Setup of job 105:
==> flow/design.v (excerpt) <==
module top_coldstorage(
  input         clk,           
  input         rst_n,         
  output        led_fan,       
  output        led_hum,       
  input         sda_lcd_in,
  output        sda_lcd_oe,
  output        scl_lcd,
  input         rx,
  output        tx
);
export LEC_CHECK = 0
export ABC_AREA = 1
export CAP_MARGIN = 20
export CELL_PAD_IN_SITES_DETAIL_PLACEMENT = 1
export CORE_ASPECT_RATIO = 1.24
export CORE_MARGIN = 2
export CORE_UTILIZATION = 40
export PLACE_DENSITY_LB_ADDON = 0.02
export SETUP_SLACK_MARGIN = 1.47
export SLEW_MARGIN = 30
create_clock -name core_clock -period 10.0 [get_ports {clk}]
run.sh (not shown) runs the stock make flow with config.mk's settings and CLKGATE_MAP_FILE=.
Job 105 reached the end of the flow, and the finished layout is clean on the timing, DRC and antenna checks.
Edits applied to the flow inputs when going from job 105 to job 102:
--- a/flow/config.mk
+++ b/flow/config.mk
@@ -8,9 +8,6 @@
 export ABC_AREA = 1
 export CAP_MARGIN = 20
-export CELL_PAD_IN_SITES_DETAIL_PLACEMENT = 1
-export CORE_ASPECT_RATIO = 1.24
 export CORE_MARGIN = 2
-export CORE_UTILIZATION = 40
-export PLACE_DENSITY_LB_ADDON = 0.02
-export SETUP_SLACK_MARGIN = 1.47
-export SLEW_MARGIN = 30
+export CORE_UTILIZATION = 70
+export CTS_CLUSTER_SIZE = 74
+export SLEW_MARGIN = 20
==> flow/constraint.sdc <==
create_clock -name core_clock -period 6.38 [get_ports {clk}]
set_input_delay 1.2760 -clock core_clock [delete_from_list [all_inputs] [get_ports {clk}]]
set_output_delay 1.2760 -clock core_clock [all_outputs]
set_load 0.01 [all_outputs]
--- outcome ---
- Taking job 105 as the reference, in job 102 combinational fraction of the cell area went up by 0.68 points; area of the core went down by 29000 um^2; die outline height went down by about 30%.
- Going from job 105 to job 102, area of all placed cells without fillers shrank slightly.
- Going from job 105 to job 102, overall power after layout grew by more than half.
- Delta (job 102 minus job 105): met1 wire length now sits lower; utilization up 33 points; clock skew -0.0094 ns; total length of routed met2 wires now smaller; worst slew slack as a fraction of its limit -16 points.
- Status: fraction of area in non-clock buffers parity (job 105, job 102)

Starting RTL as in the previous note.
// top_coldstorage
module top_coldstorage(
  input         clk,           
  input         rst_n,         
  output        led_fan,       
  output        led_hum,       
  input         sda_lcd_in,
  output        sda_lcd_oe,
  output        scl_lcd,
  input         rx,
  output        tx
);
make LEC_CHECK=0 ABC_AREA=1 CAP_MARGIN=20 CORE_ASPECT_RATIO=0.91 CORE_MARGIN=2 CORE_UTILIZATION=72 CTS_CLUSTER_DIAMETER=216 GPL_ROUTABILITY_DRIVEN=1 GPL_TIMING_DRIVEN=1 HOLD_SLACK_MARGIN=0.29 PLACE_DENSITY=0.37 SETUP_SLACK_MARGIN=-0.22 SLEW_MARGIN=40 finish   # period 3.66 ns
The first run completed and failed the layout checks on setup timing.
Rerun with:
- ABC_AREA: 1 -> default
- CORE_ASPECT_RATIO: 0.91 -> default
- CTS_CLUSTER_DIAMETER: 216 -> 27
- GPL_ROUTABILITY_DRIVEN: 1 -> default
- GPL_TIMING_DRIVEN: 1 -> default
- HOLD_SLACK_MARGIN: 0.29 -> default
- PLACE_DENSITY: 0.37 -> default
- SETUP_SLACK_MARGIN: -0.22 -> 1.09
- SLEW_MARGIN: 40 -> 20
The new run reached the layout checks and failed them: setup timing. Maximum frequency fell by 7.9%. Combinational power fell by 67%. Clock-buffer cell count rose by 66. Hold slack degrades by 0.29 ns.
Rerun with:
- CORE_UTILIZATION: 72 -> 70
- CTS_CLUSTER_DIAMETER: 27 -> default
- SETUP_SLACK_MARGIN: 1.09 -> default
- clock period: 3.66 -> 6.72 ns (I/O delays scaled with it)
Result:
- With this change the flow completed with no timing, DRC or antenna violations
- total power drops by 63%
- final area drops by 14%
- setup slack improved by 2.1 ns
- clock power drops by 72%
- first-iteration DRC count drops by 51%
- wire length drops by 33%
- die area climbs by 2.8%
Rerun with:
- ABC_AREA: default -> 1
- CORE_UTILIZATION: 70 -> 72
- PLACE_DENSITY: default -> 0.64
- SETUP_SLACK_MARGIN: default -> -0.22
- clock period: 6.72 -> 3.0 ns (I/O delays scaled with it)
After rerunning: Now the flow finished with setup timing left; power climbs to 2.6 times its value; routed wire length climbs by a quarter to a third; sequential share of layout area drops by 3.8 points; register-to-register slack loses 2.7 ns; maximum frequency climbs by about a fifth; final area climbs by roughly a tenth; utilization climbs by 11 points.
Rerun with:
- CORE_UTILIZATION: 72 -> 70
- PLACE_DENSITY: 0.64 -> default
- SETUP_SLACK_MARGIN: -0.22 -> -0.1
The new run finished but failed the layout checks on setup timing.
Synthesized area does not change.
Synthesized cell count is unchanged.
Global-route usage shrinks by 1.5 points.
Core utilization fell by 1.1 points.
Final cell count rose slightly.
Fmax falls by roughly a tenth.
Hold slack got worse by 0.014 ns.
Routed wire length increases slightly.
Cell area went up slightly.

## build 3
top_coldstorage again, from the RTL that the note above started with.
// top_coldstorage
module top_coldstorage(
  input         clk,           
  input         rst_n,         
  output        led_fan,       
  output        led_hum,       
  input         sda_lcd_in,
  output        sda_lcd_oe,
  output        scl_lcd,
  input         rx,
  output        tx
);
  wire clk_1MHz = clk;
  wire [127:0] lcd_row1, lcd_row2;
  wire lcd_en, lcd_done;
  wire [7:0] temperature, humidity;
  wire dht_en, dht_data_ready;
  wire [7:0] chr_cmd, chr_val0, chr_val1;
  wire rx_msg_done, en_tx, tx_msg_done;
  logic_controller logic_controller_inst(
    .clk(clk_1MHz),
    .rst_n(rst_n),
    .temperature(temperature),
    .humidity(humidity),
    .dht_en(dht_en),
    .dht_data_ready(dht_data_ready),
    .chr_cmd(chr_cmd),
    .chr_val0(chr_val0),
    .chr_val1(chr_val1),
    .en_tx(en_tx),
    .rx_msg_done(rx_msg_done),
    .tx_msg_done(tx_msg_done),
    .lcd_en(lcd_en),
    .lcd_done(lcd_done),
    .lcd_row1(lcd_row1),
    .lcd_row2(lcd_row2),
    .led_fan(led_fan),
    .led_hum(led_hum)
  );
  dht11_reader dht11_reader_inst(
    .clk(clk_1MHz),
    .rst_n(rst_n),
    .en(dht_en),
    .temperature(temperature),
    .humidity(humidity),
    .data_ready(dht_data_ready)
  );
  uart_string uart_string_inst(
  ...
Settings: LEC_CHECK=0, ABC_AREA=1, CAP_MARGIN=20, CELL_PAD_IN_SITES_GLOBAL_PLACEMENT=1, CORE_MARGIN=9, CORE_UTILIZATION=40, CTS_CLUSTER_DIAMETER=190, GPL_TIMING_DRIVEN=0, SLEW_MARGIN=5, TNS_END_PERCENT=65; clock period 3.25 ns.
Build 3 ran in full, but the layout does not pass; the checks complain about negative setup slack.
[inputs] build 49 vs build 3
Settings: SLEW_MARGIN: 5 -> 20; TNS_END_PERCENT: 65 -> unset; ABC_AREA: 1 -> unset; CTS_CLUSTER_DIAMETER: 190 -> unset; CORE_UTILIZATION: 40 -> 53; GPL_TIMING_DRIVEN: 0 -> unset; CELL_PAD_IN_SITES_GLOBAL_PLACEMENT: 1 -> unset; CORE_MARGIN: 9 -> 2; the clock period (ns, I/O delays scaled along): 3.25 -> 5.41.
==> comparison <==
Build 49: flow completed, timing, DRC and antenna clean
The higher sum of internal, switching and leakage power of build 3 and build 49 is in build 3.
Going from build 3 to build 49, global-route usage grows by 6.4 points.
Build 49: count of nets after finishing is 513 lower than what build 3 reported.
Input changes introduced in build 26 (baseline for comparison: build 49):
Settings: CORE_UTILIZATION now 40, was 53.
- Total power divided by cell area (build 26 over build 49): decrease, about 2.3%
- Summary of build 26 over build 49: area of the mapped netlist held; post-layout period usage of the worst path fell 0.31 points.

Starting RTL as in the previous note.
clock: 3.08 ns
lec_check: 0
abc_area: 1
cap_margin: 20
core_margin: 2
core_utilization: 72
cts_cluster_size: 47
place_density_lb_addon: 0.09
setup_slack_margin: 0.78
slew_margin: 20
The starting point failed in 5_1_grt.
Then changed:
ABC_AREA = default   (was 1)
CORE_UTILIZATION = 40   (was 72)
CTS_CLUSTER_SIZE = default   (was 47)
PLACE_DENSITY_LB_ADDON = default   (was 0.09)
SETUP_SLACK_MARGIN = default   (was 0.78)
clock period = 10.0 ns   (was 3.08 ns; I/O delays follow)
What happened: The changed run finished with timing, DRC and antenna clean. Die area came out higher by 80%. Area after synthesis rises by 0.96%. Synthesized cell count drops by 9.5%.
Then changed:
ABC_AREA = 1   (was default)
CELL_PAD_IN_SITES_DETAIL_PLACEMENT = 0   (was default)
CORE_ASPECT_RATIO = 1.24   (was default)
CTS_CLUSTER_DIAMETER = 181   (was default)
GPL_TIMING_DRIVEN = 0   (was default)
PLACE_DENSITY_LB_ADDON = 0.22   (was default)
SETUP_SLACK_MARGIN = 1.47   (was default)
SLEW_MARGIN = 30   (was 20)
What happened:
- The new run completed without violations
- power rose by 15%
- via count rose by 1.0%
- sequential power rose by 9.5%
- area after synthesis fell by 0.95%
- combinational power rose to 3.4 times its value
- die area fell by 0.92%
- non-clock buffer count rose by 34
- wire length fell by 0.63%
- first-iteration DRC count fell by 23%
Then changed:
ABC_AREA = default   (was 1)
CELL_PAD_IN_SITES_DETAIL_PLACEMENT = default   (was 0)
CELL_PAD_IN_SITES_GLOBAL_PLACEMENT = 1   (was default)
CORE_ASPECT_RATIO = 0.5   (was 1.24)
CORE_UTILIZATION = 69   (was 40)
CTS_CLUSTER_DIAMETER = 307   (was 181)
CTS_CLUSTER_SIZE = 98   (was default)
GPL_TIMING_DRIVEN = default   (was 0)
HOLD_SLACK_MARGIN = -0.09   (was default)
PLACE_DENSITY = 0.38   (was default)
PLACE_DENSITY_LB_ADDON = default   (was 0.22)
SETUP_SLACK_MARGIN = default   (was 1.47)
SLEW_MARGIN = 20   (was 30)
TNS_END_PERCENT = 15   (was default)
Now the flow failed in 3_1_place_gp_skip_io with GPL-0301.
Die area came out lower by 41%.
Synthesized area increases by 0.96%.
Synthesized cell count drops by 9.5%.
Then changed:
CELL_PAD_IN_SITES_GLOBAL_PLACEMENT = default   (was 1)
CORE_ASPECT_RATIO = default   (was 0.5)
CORE_UTILIZATION = 72   (was 69)
CTS_CLUSTER_DIAMETER = default   (was 307)
CTS_CLUSTER_SIZE = default   (was 98)
HOLD_SLACK_MARGIN = default   (was -0.09)
PLACE_DENSITY = 0.65   (was 0.38)
SETUP_SLACK_MARGIN = 1.25   (was default)
TNS_END_PERCENT = default   (was 15)
clock period = 6.76 ns   (was 10.0 ns; I/O delays follow)
Effect: With this change the flow finished clean. Die area drops by 4.3%. Synthesized cell count does not change. Synthesized area stays the same.
No activity file was given, so power comes from the tool's default toggle rates.
